Setup of red:
Design CPU, start of the top module:
module CPU(
    input             clk,
    input             rst,
    input      [31:0] data_out,
    input      [31:0] instr_out,
    output reg        instr_read,
    output reg        data_read,
    output reg [31:0] instr_addr,
    output reg [31:0] data_addr,
    output reg [3:0]  data_write,
    output reg [31:0] data_in
);
localparam S_IF  = 2'd0;
localparam S_ID  = 2'd1;
localparam S_EX  = 2'd2;
localparam S_MEM = 2'd3;
reg  [1:0]  state;
reg  [31:0] pc;
reg  [31:0] ir;
reg  [1:0]  ld_off;
wire [13:0] signal;
wire [31:0] rs1_data;
wire [31:0] rs2_data;
wire [31:0] imm;
wire [31:0] src2;
wire        zero;
wire [31:0] alu_out;
wire [31:0] pc_plus_imm;
wire [31:0] pc_plus4;
reg  [31:0] rd_data;
reg         reg_wrt;
reg  [31:0] next_pc;
reg  [31:0] ld_data;
wire [6:0] opcode = ir[6:0];
wire [2:0] funct3 = ir[14:12];
wire is_load   = (opcode == 7'b0000011);
wire is_store  = (opcode == 7'b0100011);
wire is_branch = (opcode == 7'b1100011);
wire is_jal    = (opcode == 7'b1101111);
wire is_jalr   = (opcode == 7'b1100111);
wire is_auipc  = (opcode == 7'b0010111);
decoder decoder(
.instr_out(ir),
.control_signal(signal)
);
regfile regfile(
.clk(clk),
.rs1_addr(instr_out[19:15]),
.rs2_addr(instr_out[24:20]),
.rd_addr(ir[11:7]),
.reg_wrt(reg_wrt),
.rd_data(rd_data),
.rs1_data(rs1_data),
.rs2_data(rs2_data)
);
immgen immgen(
.instr(ir),
.imm(imm)
);
assign pc_plus4    = pc + 32'd4;
assign pc_plus_imm = pc + imm;
assign src2 = signal[3] ? imm : rs2_data;
alu alu(
.rs1(rs1_data),
.rs2(src2),
.alu_control(signal[13:10]),
  ...
Size in the first run: roughly 5400 cells after synthesis, roughly 1100 flip-flops, about 170 I/O pins, roughly 67000 um2 of cells after synthesis.
clock: 13.9 ns
lec_check: 0
cap_margin: 20
cell_pad_in_sites_global_placement: 0
core_margin: 2
core_utilization: 72
cts_cluster_size: 14
place_density_lb_addon: 0.02
setup_slack_margin: 3.95
slew_margin: 20
run.sh (not shown) runs the stock make flow with config.mk's settings and CLKGATE_MAP_FILE=.
Status: red FAILED at global routing (tool error)
Input-level comparison between blue and red:
# red
export LEC_CHECK = 0
export CAP_MARGIN = 20
export CELL_PAD_IN_SITES_GLOBAL_PLACEMENT = 0
export CORE_MARGIN = 2
export CORE_UTILIZATION = 72
export CTS_CLUSTER_SIZE = 14
export PLACE_DENSITY_LB_ADDON = 0.02
export SETUP_SLACK_MARGIN = 3.95
export SLEW_MARGIN = 20
create_clock -name core_clock -period 13.9 [get_ports {clk}]
# blue
export LEC_CHECK = 0
export CAP_MARGIN = 20
export CORE_MARGIN = 2
export CORE_UTILIZATION = 45
export SLEW_MARGIN = 20
create_clock -name core_clock -period 16.4 [get_ports {clk}]
==> results <==
HPWL reported at the end of detailed placement (higher): blue. Every stage of the flow completed for blue, and the final layout passed the timing, DRC and antenna checks. Taking red as the reference point, the starting utilization of the core area of blue falls by 27 points. Chip footprint, blue vs red: up by more than half.
For green, these inputs were changed with respect to blue:
# blue
export LEC_CHECK = 0
export CAP_MARGIN = 20
export CORE_MARGIN = 2
export CORE_UTILIZATION = 45
export SLEW_MARGIN = 20
create_clock -name core_clock -period 16.4 [get_ports {clk}]
# green
export LEC_CHECK = 0
export CAP_MARGIN = 20
export CORE_MARGIN = 2
export CORE_UTILIZATION = 58
export MAX_ROUTING_LAYER = met4
export SLEW_MARGIN = 20
create_clock -name core_clock -period 6.4 [get_ports {clk}]
Findings:
Summary of the comparison: site row count is lower in green, relative to blue. On count of instances resized after the clock tree is built: green sits above blue. There was hardly any difference in distinct cell type count of the synthesized netlist between green and blue. In green the total die size turned out 34000 um2 lower than in blue. green vs. blue: y dimension of the die fell 12%, area of placed instances rose 6.8%. green got as far as global routing, where a tool error ended the run.

* * *

run A:
CPU again, from the RTL that the note above started with.
export LEC_CHECK = 0
export CAP_MARGIN = 35
export CELL_PAD_IN_SITES_DETAIL_PLACEMENT = 2
export CELL_PAD_IN_SITES_GLOBAL_PLACEMENT = 2
export CORE_ASPECT_RATIO = 1.31
export CORE_MARGIN = 4
export CORE_UTILIZATION = 60
export GPL_TIMING_DRIVEN = 1
export MIN_ROUTING_LAYER = met2
export PLACE_DENSITY = 0.65
export SETUP_SLACK_MARGIN = 2.04
export SLEW_MARGIN = 20
export TNS_END_PERCENT = 55
create_clock -name core_clock -period 8.0 [get_ports {clk}]
What ended run A was a tool error in 3_5_place_dp; the run never finished.
Relative to run A, the following input files were edited for run B:
- CAP_MARGIN now 20, was 35
- TNS_END_PERCENT no longer set, was 55
- PLACE_DENSITY_LB_ADDON now 0.25, previously not set
- SETUP_SLACK_MARGIN no longer set, was 2.04
- CORE_MARGIN now 2, was 4
- MIN_ROUTING_LAYER no longer set, was met2
- CELL_PAD_IN_SITES_DETAIL_PLACEMENT no longer set, was 2
- SLEW_MARGIN now 35, was 20
- CORE_UTILIZATION now 45, was 60
- CELL_PAD_IN_SITES_GLOBAL_PLACEMENT no longer set, was 2
- GPL_TIMING_DRIVEN no longer set, was 1
- CORE_ASPECT_RATIO no longer set, was 1.31
- PLACE_DENSITY no longer set, was 0.65
- the clock period (ns, I/O delays scaled along) now 15.0, was 8.0
Findings:
Run B completed every stage of the flow, and the final layout passed the timing, DRC and antenna checks.
Looking at routability congestion estimate from global placement, run B sits 34% lower than run A does.
Re post-synthesis sequential area ratio: no difference whatsoever between run A and run B.
The effective utilization at floorplan of run B is lower than that of run A.
When run B is measured against run A, its core area turns out about 33% higher.
Count of mapped cells out of synthesis came out exactly the same in run A and run B.
Diff run B..run A | post-synthesis register bit count | unchanged
In the flow results for run A and run B, the die size is smaller on run A.
Reported for run A and run B, aoi/oai-family share of the synthesized area turned out identical to the last digit.
Cell area after technology mapping: run A vs run B identical
Vertical die dimension across run A and run B: no real change.
Relative to run B, the following input files were edited for run C:
- CTS_CLUSTER_DIAMETER: unset -> 332
- CORE_UTILIZATION: 45 -> 72
- PLACE_DENSITY_LB_ADDON: 0.25 -> unset
- PLACE_DENSITY: unset -> 0.42
- SLEW_MARGIN: 35 -> 20
- CTS_CLUSTER_SIZE: unset -> 97
- the clock period (ns, I/O delays scaled along): 15.0 -> 8.1
## What came out
- Synthesized area essentially unchanged between run B and run C.
- In the summary table, run C is marked failed, with error GRT-0232 raised in 5_1_grt.
- | area of the die | run C vs run B | better |
- Where HPWL after detailed placement is concerned, run B is outperformed by run C.

* * *

== run 1 ==
Starting RTL as in the previous note.
clock: 6.49 ns
lec_check: 0
cap_margin: 20
core_margin: 2
core_utilization: 61
cts_cluster_size: 39
max_routing_layer: met4
setup_slack_margin: 1.32
slew_margin: 20
tns_end_percent: 5
Stage in which a tool error killed run 1: 5_1_grt.
Changes in run 2 relative to run 1:
Settings: CTS_CLUSTER_SIZE removed (was 39); CORE_UTILIZATION changed from 61 to 45; TNS_END_PERCENT removed (was 5); SETUP_SLACK_MARGIN removed (was 1.32); MAX_ROUTING_LAYER removed (was met4); the clock period (ns, I/O delays scaled along) changed from 6.49 to 11.5.
--- outcome ---
Run 2: no failed stages, no open violations at the end
The higher number of standard-cell rows in the floorplan came out of run 2.
As of run 2, final estimated routing congestion in global placement had fallen by a few percent compared to run 1.
On run 2: quantity of gates resized following cts is 722 lower than what run 1 gave.
On cell total after placement: run 2 sits below run 1.
[inputs] run 3 vs run 2
Settings: SETUP_SLACK_MARGIN now 1.32, previously not set; CORE_UTILIZATION now 58, was 45; MAX_ROUTING_LAYER now met4, previously not set; CTS_CLUSTER_SIZE now 39, previously not set; TNS_END_PERCENT now 5, previously not set; the clock period (ns, I/O delays scaled along) now 6.49, was 11.5.
--- outcome ---
Run 3 got as far as 5_1_grt, where a tool error ended the run.
Every stage of the flow completed for run 2, and the final layout passed the timing, DRC and antenna checks.
As far as async set or reset register ratio after synthesis goes, run 2 and run 3 are indistinguishable; the numbers are identical.
Post-place instance area (run 3 over run 2): increase, 4600 um2
Cmp run 3 vs run 2: number of post-CTS setup repair buffers higher in run 3
Die area for run 3 is lower than for run 2.
Taking run 2 as the reference, in run 3 routability-driven placement congestion ratio now sits higher; number of H-tree levels was more or less identical.
For run 4, these inputs were changed with respect to run 3:
Settings: CTS_CLUSTER_SIZE: 39 -> unset; MAX_ROUTING_LAYER: met4 -> unset; SETUP_SLACK_MARGIN: 1.32 -> 1.52; the clock period (ns, I/O delays scaled along): 6.49 -> 6.4.
==> results <==
Run 3: it failed with a tool error in 5_1_grt, so there are no final results. Status(run 4) = ERROR, stage = 5_1_grt. The lower number of buffers created by CTS of run 3 and run 4 is in run 3. Diff run 3..run 4 | cell area after technology mapping | unchanged. Across both runs, worst slack at placement was higher for run 4 than for run 3. Relative to run 3, placed cell count has gone up in run 4. In run 4 relative to run 3, number of cells upsized or downsized after cts had gone down by more than a quarter. Compared run 4 against run 3; synthesized-area fraction occupied by adder cells within noise.
Edits applied to the flow inputs when going from run 4 to run 5:
Settings: CTS_CLUSTER_SIZE newly set to 50; HOLD_SLACK_MARGIN newly set to -0.1; SETUP_SLACK_MARGIN changed from 1.52 to 0.96; CELL_PAD_IN_SITES_GLOBAL_PLACEMENT newly set to 1; the clock period (ns, I/O delays scaled along) changed from 6.4 to 6.59.
Notes after the runs:
Run 4 did not make it past 5_1_grt, where a tool error ended it.
The flow completed for run 5, but it is not clean: the layout still shows setup timing.
Clock sink count: run 4 vs run 5 identical
Run 5 vs. run 4: worst slack after detailed placement down 0.30 ns; number of synthesized register bits flat; chip area flat.
Height of the die came out exactly the same in run 5 and run 4.
Run 4 -> run 5: fraction of the mapped netlist area in simple logic gates delta 0, exact match
Diff run 4 -> run 5 | count of placed standard cells including taps | decrease of about 2.3%
When run 5 is set beside run 4, its number of buffers created by CTS turns out to be 1 larger.
Relative to run 4, the post-placement cell area measured on run 5 has decreased slightly.
Post-CTS setup buffer count went down by more than 10% going from run 4 to run 5.
Number of standard cells after synthesis: run 5 vs run 4 identical
The following lists how run 6 was set up differently from run 5:
Settings: HOLD_SLACK_MARGIN no longer set, was -0.1; TNS_END_PERCENT no longer set, was 5; CELL_PAD_IN_SITES_GLOBAL_PLACEMENT no longer set, was 1; CORE_UTILIZATION now 45, was 58; SETUP_SLACK_MARGIN no longer set, was 0.96; CTS_CLUSTER_SIZE no longer set, was 50; the clock period (ns, I/O delays scaled along) now 15.0, was 6.59.
==> comparison <==
Run 6 has completed all stages; timing, DRC and antenna checks passed.
Of the two values seen for worst setup path endpoint, data_write[1] was produced by run 5 and data_addr[23] by run 6.
In the tables for run 6 and run 5, final area reads higher with run 5.
Summary: with run 5 as the reference, routed wire length in run 6 moved down by more than 10%.
Final total negative setup slack, run 6 and run 5: larger value in run 6
